Design cu_engine, start of the top module:
module cu_engine (
    input  clk, nrst,
    input  [71:0] filter, 
    input  [23:0] data_in,
    input  [ 8:0] pe_en_ctrl,
    output [15:0] pe_out
);
    reg [23:0] dff [0:1];
    wire [143:0] psum;
    pe pe00 (.clk(clk), .en(pe_en_ctrl[0]), .a(data_in[ 7: 0]), .b(filter[ 7: 0]), .out(psum[15: 0]));
    pe pe10 (.clk(clk), .en(pe_en_ctrl[1]), .a(data_in[15: 8]), .b(filter[15: 8]), .out(psum[31:16]));
    pe pe20 (.clk(clk), .en(pe_en_ctrl[2]), .a(data_in[23:16]), .b(filter[23:16]), .out(psum[47:32]));
    pe pe01 (.clk(clk), .en(pe_en_ctrl[3]), .a(dff[0][ 7: 0]), .b(filter[31:24]), .out(psum[63:48]));
    pe pe11 (.clk(clk), .en(pe_en_ctrl[4]), .a(dff[0][15: 8]), .b(filter[39:32]), .out(psum[79:64]));
    pe pe21 (.clk(clk), .en(pe_en_ctrl[5]), .a(dff[0][23:16]), .b(filter[47:40]), .out(psum[95:80]));
    pe pe02 (.clk(clk), .en(pe_en_ctrl[6]), .a(dff[1][ 7: 0]), .b(filter[55:48]), .out(psum[111: 96]));
    pe pe12 (.clk(clk), .en(pe_en_ctrl[7]), .a(dff[1][15: 8]), .b(filter[63:56]), .out(psum[127:112]));
    pe pe22 (.clk(clk), .en(pe_en_ctrl[8]), .a(dff[1][23:16]), .b(filter[71:64]), .out(psum[143:128]));
    always @(posedge clk) begin
        if (!nrst) begin
            dff[0] <= 0;
            dff[1] <= 0;
        end else begin
            dff[0] <= data_in;
            dff[1] <= dff[0]; 
        end
    end
    assign pe_out = psum[15:0] + psum[31:16] + psum[47:32] + psum[63:48] + psum[79:64] + psum[95:80] + psum[111:96] + psum[127:112] + psum[143:128];
  ...
clock: 3.47 ns
lec_check: 0
cap_margin: 40
core_margin: 2
core_utilization: 70
cts_cluster_diameter: 360
cts_cluster_size: 36
place_density: 0.64
setup_slack_margin: -0.33
slew_margin: 20
tns_end_percent: 5
run.sh (not shown) runs the stock make flow with config.mk's settings and CLKGATE_MAP_FILE=.
The baseline ran to the end with violations: setup timing.
Rerun with:
--- a/flow/config.mk
+++ b/flow/config.mk
@@ -7,9 +7,9 @@
 export LEC_CHECK = 0
-export CAP_MARGIN = 40
+export CAP_MARGIN = 20
 export CORE_MARGIN = 2
 export CORE_UTILIZATION = 70
-export CTS_CLUSTER_DIAMETER = 360
+export CTS_CLUSTER_DIAMETER = 44
 export CTS_CLUSTER_SIZE = 36
-export PLACE_DENSITY = 0.64
-export SETUP_SLACK_MARGIN = -0.33
+export MAX_ROUTING_LAYER = met4
+export SETUP_SLACK_MARGIN = 0.91
 export SLEW_MARGIN = 20
The changed run finished but fails on setup timing. Wire length goes up by 7.3%. Worst setup slack is worse by 0.28 ns. Final area climbs by 0.86%. Register-to-register slack degrades by 0.29 ns. Fmax came out lower by 4.8%. Flip-flop count is unchanged. Final cell count stays flat. First-iteration DRC count grows by 15%.
Rerun with:
--- a/flow/config.mk
+++ b/flow/config.mk
@@ -9,8 +9,4 @@
 export CORE_MARGIN = 2
-export CORE_UTILIZATION = 70
-export CTS_CLUSTER_DIAMETER = 44
-export CTS_CLUSTER_SIZE = 36
+export CORE_UTILIZATION = 65
 export MAX_ROUTING_LAYER = met4
-export SETUP_SLACK_MARGIN = 0.91
 export SLEW_MARGIN = 20
-export TNS_END_PERCENT = 5
==> flow/constraint.sdc (replaced) <==
create_clock -name core_clock -period 5.19 [get_ports {clk}]
set_input_delay 1.0380 -clock core_clock [delete_from_list [all_inputs] [get_ports {clk}]]
set_output_delay 1.0380 -clock core_clock [all_outputs]
set_load 0.01 [all_outputs]
The new run finished with setup timing left.
Final area shrinks by 6.9%.
First-iteration DRC count shrinks by 48%.
Routed wire length shrinks by 23%.
Clock-buffer cell count grows by 1.
Rerun with:
--- a/flow/config.mk
+++ b/flow/config.mk
@@ -9,4 +9,3 @@
 export CORE_MARGIN = 2
-export CORE_UTILIZATION = 65
-export MAX_ROUTING_LAYER = met4
+export CORE_UTILIZATION = 40
 export SLEW_MARGIN = 20
==> flow/constraint.sdc (replaced) <==
create_clock -name core_clock -period 6.2 [get_ports {clk}]
set_input_delay 1.2400 -clock core_clock [delete_from_list [all_inputs] [get_ports {clk}]]
set_output_delay 1.2400 -clock core_clock [all_outputs]
set_load 0.01 [all_outputs]
With this change the flow produced a clean layout; area after synthesis stays the same; worst hold slack got worse by 0.0089 ns; first-iteration DRC count falls by 5.4%; worst setup slack gets better by 0.76 ns.
Rerun with:
--- a/flow/config.mk
+++ b/flow/config.mk
@@ -8,4 +8,8 @@
 export CAP_MARGIN = 20
-export CORE_MARGIN = 2
-export CORE_UTILIZATION = 40
+export CORE_MARGIN = 7
+export CORE_UTILIZATION = 66
+export CTS_CLUSTER_DIAMETER = 148
+export CTS_CLUSTER_SIZE = 98
+export PLACE_DENSITY = 0.39
 export SLEW_MARGIN = 20
+export TNS_END_PERCENT = 5
Effect: Count of clock-buffer cells in the layout went down by 1. Wire length went down by 3.8%. Global-route usage went up by 7.9 points. Worst setup slack is better by 0.0039 ns. First-iteration DRC count went up by about 40%. Non-clock buffer count went down by 4. Sequential share of layout area went up by 0.20 points.

* * *

Starting RTL as in the previous note.
clock: 5.32 ns
lec_check: 0
cap_margin: 20
cell_pad_in_sites_detail_placement: 0
cell_pad_in_sites_global_placement: 0
core_aspect_ratio: 0.91
core_margin: 2
core_utilization: 72
cts_cluster_diameter: 43
cts_cluster_size: 37
gpl_routability_driven: 1
gpl_timing_driven: 1
hold_slack_margin: -0.09
max_routing_layer: met4
min_routing_layer: met1
setup_slack_margin: 1.33
slew_margin: 20
The first run reached the layout checks and failed them: negative setup slack.
==> next run, changes <==
CORE_UTILIZATION = 70   (was 72)
HOLD_SLACK_MARGIN = default   (was -0.09)
SETUP_SLACK_MARGIN = -0.37   (was 1.33)
clock period = 3.63 ns   (was 5.32 ns; I/O delays follow)
After rerunning:
- The changed run finished but failed the layout checks on negative setup slack
- flip-flop count is unchanged
- worst setup slack is worse by 1300 ps
- wire length is higher by roughly a tenth
- cell area went up by a few percent
==> next run, changes <==
CORE_UTILIZATION = 72   (was 70)
SETUP_SLACK_MARGIN = 0.6   (was -0.37)
clock period = 5.32 ns   (was 3.63 ns; I/O delays follow)
=> The changed run finished with negative setup slack left; clock skew shrinks by 8.3 ps; first-iteration DRC count is lower by a quarter to a third; sequential cell count is unchanged; synthesized area does not change; cell count went down by a few percent; via count falls by roughly a tenth; worst setup slack improved by 1500 ps.
==> next run, changes <==
CELL_PAD_IN_SITES_DETAIL_PLACEMENT = default   (was 0)
CELL_PAD_IN_SITES_GLOBAL_PLACEMENT = default   (was 0)
CORE_ASPECT_RATIO = default   (was 0.91)
CTS_CLUSTER_DIAMETER = default   (was 43)
CTS_CLUSTER_SIZE = 50   (was 37)
GPL_ROUTABILITY_DRIVEN = default   (was 1)
GPL_TIMING_DRIVEN = default   (was 1)
MIN_ROUTING_LAYER = default   (was met1)
PLACE_DENSITY = 0.67   (was default)
SETUP_SLACK_MARGIN = 0.61   (was 0.6)
clock period = 3.49 ns   (was 5.32 ns; I/O delays follow)
Result:
- Now the flow did not get past 5_1_grt with GRT-0116
- synthesized cell count stays the same
- synthesized area does not change
- die area is about the same

* * *

Setup of try-pepper:
cu_engine again, from the RTL that the note above started with.
==> flow/config.mk <==
export PLATFORM = sky130hd
export DESIGN_NAME = cu_engine
export DESIGN_NICKNAME = cu_engine
export VERILOG_FILES = /design/flow/design.v
export SDC_FILE = /design/flow/constraint.sdc
export NUM_CORES = 4
export LEC_CHECK = 0
export CAP_MARGIN = 20
export CORE_MARGIN = 2
export CORE_UTILIZATION = 40
export CTS_CLUSTER_DIAMETER = 334
export CTS_CLUSTER_SIZE = 98
export SLEW_MARGIN = 20
export TNS_END_PERCENT = 35
==> flow/constraint.sdc <==
create_clock -name core_clock -period 6.2 [get_ports {clk}]
set_input_delay 1.2400 -clock core_clock [delete_from_list [all_inputs] [get_ports {clk}]]
set_output_delay 1.2400 -clock core_clock [all_outputs]
set_load 0.01 [all_outputs]
No stage failed in try-pepper, and the final checks on the layout all came back clean.
Relative to try-pepper, the following input files were edited for try-fjord:
- removing TNS_END_PERCENT (formerly 35)
- removing CTS_CLUSTER_SIZE (formerly 98)
- removing CTS_CLUSTER_DIAMETER (formerly 334)
- changing the clock period (ns, I/O delays scaled along) from 6.2 to 6.07
## What came out
Every stage of the flow completed for try-fjord, and the final layout passed the timing, design-rule and antenna checks.
Between try-pepper and try-fjord, the core utilization is lower for try-pepper.
| post-detailed-route wirelength per cell | try-fjord vs try-pepper | ≈ equal |
Compared try-fjord against try-pepper; clock insertion delay at the later pin of the skew report within noise.
try-pepper and try-fjord ended up with nearly the same detailed-route wire length on metal 1.
Setup WNS try-pepper -> try-fjord: worse
When the final numbers for try-pepper and try-fjord were put side by side, the non-clock buffer count turned out to be smaller in try-pepper.
Changes in try-maple relative to try-fjord:
- a change of CORE_UTILIZATION from 40 to 51
- a change of the clock period (ns, I/O delays scaled along) from 6.07 to 5.78
Results
- In try-maple the implementation completed, yet the final layout does not meet the checks, the culprit being negative setup slack.
- try-maple: number of vias in the routed layout 251 above try-fjord
- Relative to try-fjord, try-maple improves die area.
- try-maple vs. try-fjord: detailed-route wire length went down by 770 microns.
- Clock network contribution to total cell area of try-fjord is on par with try-maple.
- Compared with try-fjord, try-maple improves final HPWL from detailed placement.
- Required time of the critical path | try-maple below try-fjord
- Total global routing track utilization (lower): try-fjord
- Taking try-maple as 1.0, try-fjord lands at 1.13 on vertical extent of the die.
The following lists how try-garnet was set up differently from try-maple:
- swapping 51 for 71 in CORE_UTILIZATION
- putting CTS_CLUSTER_SIZE at 100 where nothing was set
- putting PLACE_DENSITY at 0.37 where nothing was set
- putting ABC_AREA at 1 where nothing was set
- swapping 5.78 for 5.02 in the clock period (ns, I/O delays scaled along)
==> results <==
try-garnet finished all stages; layout check result: FAIL, due to negative setup slack. Compared with try-maple, in try-garnet summed standard-cell area reported by yosys saw an increase; final non-filler cell area grew by 8.3%; critical path depth now sits lower; global-route usage over all layers rose by 11 points. Placed cell count on try-garnet is up relative to try-maple.

* * *

run A:
The RTL this note starts from:
==> flow/design.v <==
module pe (
    input clk, en,
    input      [7:0] a, b,
    output reg [15:0] out
);
    always @(posedge clk) begin
        if (en) begin
            out <= a*b;
        end else begin  
            out <= 0;
        end
    end
endmodule
module cu_engine (
    input  clk, nrst,
    input  [71:0] filter, 
    input  [23:0] data_in,
    input  [ 8:0] pe_en_ctrl,
    output [15:0] pe_out
);
    reg [23:0] dff [0:1];
    wire [143:0] psum;
    pe pe00 (.clk(clk), .en(pe_en_ctrl[0]), .a(data_in[ 7: 0]), .b(filter[ 7: 0]), .out(psum[15: 0]));
    pe pe10 (.clk(clk), .en(pe_en_ctrl[1]), .a(data_in[15: 8]), .b(filter[15: 8]), .out(psum[31:16]));
    pe pe20 (.clk(clk), .en(pe_en_ctrl[2]), .a(data_in[23:16]), .b(filter[23:16]), .out(psum[47:32]));
    pe pe01 (.clk(clk), .en(pe_en_ctrl[3]), .a(dff[0][ 7: 0]), .b(filter[31:24]), .out(psum[63:48]));
    pe pe11 (.clk(clk), .en(pe_en_ctrl[4]), .a(dff[0][15: 8]), .b(filter[39:32]), .out(psum[79:64]));
    pe pe21 (.clk(clk), .en(pe_en_ctrl[5]), .a(dff[0][23:16]), .b(filter[47:40]), .out(psum[95:80]));
    pe pe02 (.clk(clk), .en(pe_en_ctrl[6]), .a(dff[1][ 7: 0]), .b(filter[55:48]), .out(psum[111: 96]));
    pe pe12 (.clk(clk), .en(pe_en_ctrl[7]), .a(dff[1][15: 8]), .b(filter[63:56]), .out(psum[127:112]));
    pe pe22 (.clk(clk), .en(pe_en_ctrl[8]), .a(dff[1][23:16]), .b(filter[71:64]), .out(psum[143:128]));
    always @(posedge clk) begin
        if (!nrst) begin
            dff[0] <= 0;
            dff[1] <= 0;
        end else begin
            dff[0] <= data_in;
            dff[1] <= dff[0]; 
        end
    end
    assign pe_out = psum[15:0] + psum[31:16] + psum[47:32] + psum[63:48] + psum[79:64] + psum[95:80] + psum[111:96] + psum[127:112] + psum[143:128];
endmodule
make LEC_CHECK=0 ABC_AREA=1 CAP_MARGIN=20 CORE_MARGIN=2 CORE_UTILIZATION=71 CTS_CLUSTER_DIAMETER=400 CTS_CLUSTER_SIZE=100 PLACE_DENSITY=0.37 SLEW_MARGIN=20 TNS_END_PERCENT=10 finish   # period 3.6 ns
Although run A finished all stages, its layout failed final checks on negative setup slack.
diff inputs: run A => run B
- a deleted CTS_CLUSTER_SIZE that had been 100
- a deleted CTS_CLUSTER_DIAMETER that had been 400
- a change of PLACE_DENSITY from 0.37 to 0.36
- a deleted TNS_END_PERCENT that had been 10
- a change of CORE_UTILIZATION from 71 to 68
- a change of the clock period (ns, I/O delays scaled along) from 3.6 to 6.8
### Flow results
Both conditions hold for run B: the flow ran to the end and the final layout passed the timing, design-rule and antenna checks. Between run A and run B, the flow reports wire length the detailed router placed on met1 decreasing by more than 10%. Final worst setup slack, run B and run A: smaller value in run A. Against run A as the reference, run B delivers a lower post-DP HPWL. Between run A and run B, die area increased.
diff inputs: run B => run C
- swapping 68 for 71 in CORE_UTILIZATION
- swapping 0.36 for 0.37 in PLACE_DENSITY
- putting CTS_CLUSTER_SIZE at 100 where nothing was set
- putting TNS_END_PERCENT at 5 where nothing was set
- swapping 6.8 for 4.16 in the clock period (ns, I/O delays scaled along)
## What came out
Status | run B and run C | clean except run C
Run C finished all stages; layout check result: FAIL, due to negative setup slack.
Per the comparison of run C with run B, number of fillers in the final layout saw a decrease; cell count of the worst reg-to-reg path went down by 1; die area dropped 4.1%.
Inserted tap cell count (run C over run B): decrease, 7
The count of non-filler cells in the finished layout in run C was higher than what run B gave.
In run C the worst setup timing slack at the placement stage turned out 1.77 ns lower than in run B.
Run C vs. run B: final cycle utilization of the critical path rose 32 points.
Changes in run D relative to run C:
- PLACE_DENSITY no longer set, was 0.37
- CTS_CLUSTER_SIZE no longer set, was 100
- ABC_AREA no longer set, was 1
- CORE_UTILIZATION now 66, was 71
- TNS_END_PERCENT no longer set, was 5
- the clock period (ns, I/O delays scaled along) now 5.08, was 4.16
## What came out
In run D the implementation completed, yet the final layout does not meet the checks, the culprit being negative setup slack.
Final checks on run C, whose flow otherwise completed, came back failing, citing negative setup slack.
Between run D and run C, the final clock period utilization by the worst path is higher for run C.
The standard cells in run D occupy less silicon area than those in run C do.
Run D against run C: relative area change from synthesis to final layout went down 1.9 points, worst slack at placement grew by 0.22 ns.
Edits applied to the flow inputs when going from run D to run E:
- CTS_CLUSTER_DIAMETER newly set to 330
- PLACE_DENSITY newly set to 0.35
- CTS_CLUSTER_SIZE newly set to 99
- TNS_END_PERCENT newly set to 5
- the clock period (ns, I/O delays scaled along) changed from 5.08 to 3.81
Findings:
Complete run, failing final checks: run E, reason negative setup slack. Vias: run E above run D. Run E against run D: number of H-tree branching levels essentially unchanged, final routed wirelength across all metal layers increased 6.8%, global-route usage increased 1.6 points, layout overhead on the synthesized area increased 6.6 points, ratio of final minimum period to clock period increased 32 points. [compare] base=run D new=run E: design area climbed 5.6%, slew of the pin with the lowest slew margin -0.041 ns.
--- input diff run E..run F ---
- CTS_CLUSTER_SIZE no longer set, was 99
- CORE_UTILIZATION now 44, was 66
- CTS_CLUSTER_DIAMETER no longer set, was 330
- TNS_END_PERCENT no longer set, was 5
- PLACE_DENSITY no longer set, was 0.35
- the clock period (ns, I/O delays scaled along) now 6.07, was 3.81
Findings:
- Run F reached the end of the flow, and the finished layout is clean on the timing, design-rule and antenna checks.
- Going from run E to run F, the global-route usage over all layers was found to have gone down by 12 points.
- Re post-layout net count: run E and run F aren't equal, and the lower value belongs to run F.
- Delta (run F minus run E): met1 capacity usage during global routing decreased 14 points, aggregate routed wire length has decreased.
